==> inputs of 09-04 <==
==> flow/design.v (excerpt) <==
module cpu (
    input  clk,
    input  rst_n,
    input  [31:0] instr,
    input  [31:0] ram_data2,
    input  [10:0] start_pc,
    input  [3:0]  reg_addr,   
    output logic         waiting,
    output logic         ram_w_en1,
    output logic         ram_w_en2,
    output logic [10:0]  ram_addr2,
    output logic [31:0]  ram_in2,
    output logic [31:0]  status_out,
    output logic [31:0]  datapath_out,
    output logic [10:0]  pc_out,
    output logic [31:0]  reg_output
);
make LEC_CHECK=0 CAP_MARGIN=40 CORE_MARGIN=2 CORE_UTILIZATION=72 CTS_CLUSTER_DIAMETER=97 CTS_CLUSTER_SIZE=33 PLACE_DENSITY=0.65 SETUP_SLACK_MARGIN=2.45 SLEW_MARGIN=20 finish   # period 8.52 ns
run.sh (not shown) runs the stock make flow with config.mk's settings and CLKGATE_MAP_FILE=.
==> inputs of 03-06, as changes to 09-04 <==
==> flow/config.mk (replaced) <==
export PLATFORM = sky130hd
export DESIGN_NAME = cpu
export DESIGN_NICKNAME = cpu
export VERILOG_FILES = /design/flow/design.v
export SDC_FILE = /design/flow/constraint.sdc
export NUM_CORES = 4
export LEC_CHECK = 0
export CAP_MARGIN = 40
export CORE_MARGIN = 2
export CORE_UTILIZATION = 58
export SLEW_MARGIN = 20
export TNS_END_PERCENT = 5
==> flow/constraint.sdc (replaced) <==
create_clock -name core_clock -period 9.5 [get_ports {clk}]
set_input_delay 1.9000 -clock core_clock [delete_from_list [all_inputs] [get_ports {clk}]]
set_output_delay 1.9000 -clock core_clock [all_outputs]
set_load 0.01 [all_outputs]
==> out/results.env <==
CHIPAREA_MM2=0.0688
FLOW.STOPPED_AT='global routing (5_1_grt)'
DIE_HEIGHT_UM=262
DETAILED_PLACE.AREA_MM2=0.0545
POST-CTS-SETUP-BUFFERS=71
GRT_OVERFLOW=622
STATUS='did not finish'
FIRST-ERROR='[ERROR GRT-0232] Routing congestion too high. Check the congestion heatmap in the GUI.'
the above is filed under 09-04

==> out/results.env <==
STATUS='no timing/DRC/antenna violations'
OPENROAD.WARNINGS=110
REGISTER_AREA_MM2=0.0171
DETAIL_ROUTE.ITER0.VIOLATIONS=6413
POWER.TOTAL_mW=13.2
DIE_HEIGHT_UM=292
TIMING.CRITICAL_PATH.FANOUT_MAX=12
LAYOUT.SEQUENTIAL_CELLS=592
ROUTABILITYCONGESTION=1.07
CHIPAREA_MM2=0.0852
POST-CTS-SETUP-BUFFERS=16
the above is filed under 03-06


========
==> 09-25 <==
Starting RTL as in the previous note.
clock: 7.01 ns
lec_check: 0
cap_margin: 20
cell_pad_in_sites_detail_placement: 1
core_aspect_ratio: 0.52
core_margin: 3
core_utilization: 67
cts_cluster_diameter: 328
cts_cluster_size: 17
gpl_routability_driven: 1
gpl_timing_driven: 0
max_routing_layer: met4
min_routing_layer: met2
place_density_lb_addon: 0.26
setup_slack_margin: 1.77
slew_margin: 10
tns_end_percent: 90
==> inputs of 12-02, as changes to 09-25 <==
CAP_MARGIN = 40   (was 20)
CELL_PAD_IN_SITES_DETAIL_PLACEMENT = unset   (was 1)
CORE_ASPECT_RATIO = unset   (was 0.52)
CORE_MARGIN = 2   (was 3)
CTS_CLUSTER_DIAMETER = 356   (was 328)
CTS_CLUSTER_SIZE = 98   (was 17)
GPL_ROUTABILITY_DRIVEN = unset   (was 1)
GPL_TIMING_DRIVEN = unset   (was 0)
MAX_ROUTING_LAYER = unset   (was met4)
MIN_ROUTING_LAYER = unset   (was met2)
PLACE_DENSITY = 0.41   (was unset)
PLACE_DENSITY_LB_ADDON = unset   (was 0.26)
SETUP_SLACK_MARGIN = unset   (was 1.77)
SLEW_MARGIN = 20   (was 10)
TNS_END_PERCENT = 5   (was 90)
==> flow/constraint.sdc (replaced) <==
create_clock -name core_clock -period 6.59 [get_ports {clk}]
set_input_delay 1.3180 -clock core_clock [delete_from_list [all_inputs] [get_ports {clk}]]
set_output_delay 1.3180 -clock core_clock [all_outputs]
set_load 0.01 [all_outputs]
==> inputs of 07-08, as changes to 09-25 <==
CAP_MARGIN = 30   (was 20)
CELL_PAD_IN_SITES_DETAIL_PLACEMENT = unset   (was 1)
CORE_ASPECT_RATIO = unset   (was 0.52)
CORE_MARGIN = 2   (was 3)
CORE_UTILIZATION = 57   (was 67)
CTS_CLUSTER_DIAMETER = unset   (was 328)
CTS_CLUSTER_SIZE = unset   (was 17)
GPL_TIMING_DRIVEN = unset   (was 0)
MAX_ROUTING_LAYER = met5   (was met4)
MIN_ROUTING_LAYER = unset   (was met2)
PLACE_DENSITY = 0.64   (was unset)
PLACE_DENSITY_LB_ADDON = unset   (was 0.26)
SETUP_SLACK_MARGIN = unset   (was 1.77)
SLEW_MARGIN = 20   (was 10)
TNS_END_PERCENT = 10   (was 90)
==> flow/constraint.sdc (replaced) <==
create_clock -name core_clock -period 5.09 [get_ports {clk}]
set_input_delay 1.0180 -clock core_clock [delete_from_list [all_inputs] [get_ports {clk}]]
set_output_delay 1.0180 -clock core_clock [all_outputs]
set_load 0.01 [all_outputs]
==> flow_summary_export.csv <==
group,metric,value,unit
outcome,outcome,"did not finish",
outcome,lastStage,"global routing",
outcome,tool.error,"[ERROR GRT-0228] Horizontal edge usage exceeds the maximum allowed. (13, 26) usage=65535 limit=3200",
placed_design,globalplace.congestion,1.15,
floorplan,fp.dieW,272,um
floorplan,chip_area,73900,um2
floorplan,fp-row-count,98,
placed_design,io_buffers,206,
floorplan,die.size.y,272,um
floorplan,fp_util,67.4,%
The numbers above come from 12-02.

==> flow_summary_export.csv <==
group,metric,value,unit
floorplan,fp_util,57.5,%
synth,ys_types,117,
outcome,so.violations,"negative setup slack",
synth,synth_cells,4497,
drt,met2WireLength,91500,um
synth,simple_gate_share,10.0,%
placed_design,dpl.hpwl,146000,um
outcome,outcome,"complete, but fails checks",
sta,final-setup-viol-count,504,
placed_design,globalplace.congestion,1.10,
placed_design,placed_cell_area,58800,um2
floorplan,chip_area,86600,um2
placed_design,io_buffers,206,
floorplan,fp.dieW,294,um
sta,fin_ws,-3.06,ns
The numbers above come from 07-08.

==> flow_summary_export.csv <==
group,metric,value,unit
outcome,outcome,"did not finish",
outcome,lastStage,"detailed placement",
outcome,tool.error,"[ERROR DPL-0033] detailed placement checks failed during check placement.",
floorplan,pin_count,234,
floorplan,chip_area,75100,um2
placed_design,globalplace.congestion,2.02,
floorplan,die.size.y,199,um
synth,top_cells_by_count,"459 x edfxtp_1, 425 x nand2_1, 417 x mux4_2",
floorplan,fp_util,68.1,%
placed_design,io_buffers,202,
floorplan,fp-row-count,70,
synth,synth_cells,4497,
synth,synthArstFlopShare,18.9,%
floorplan,fp.dieW,377,um
The numbers above come from 09-25.

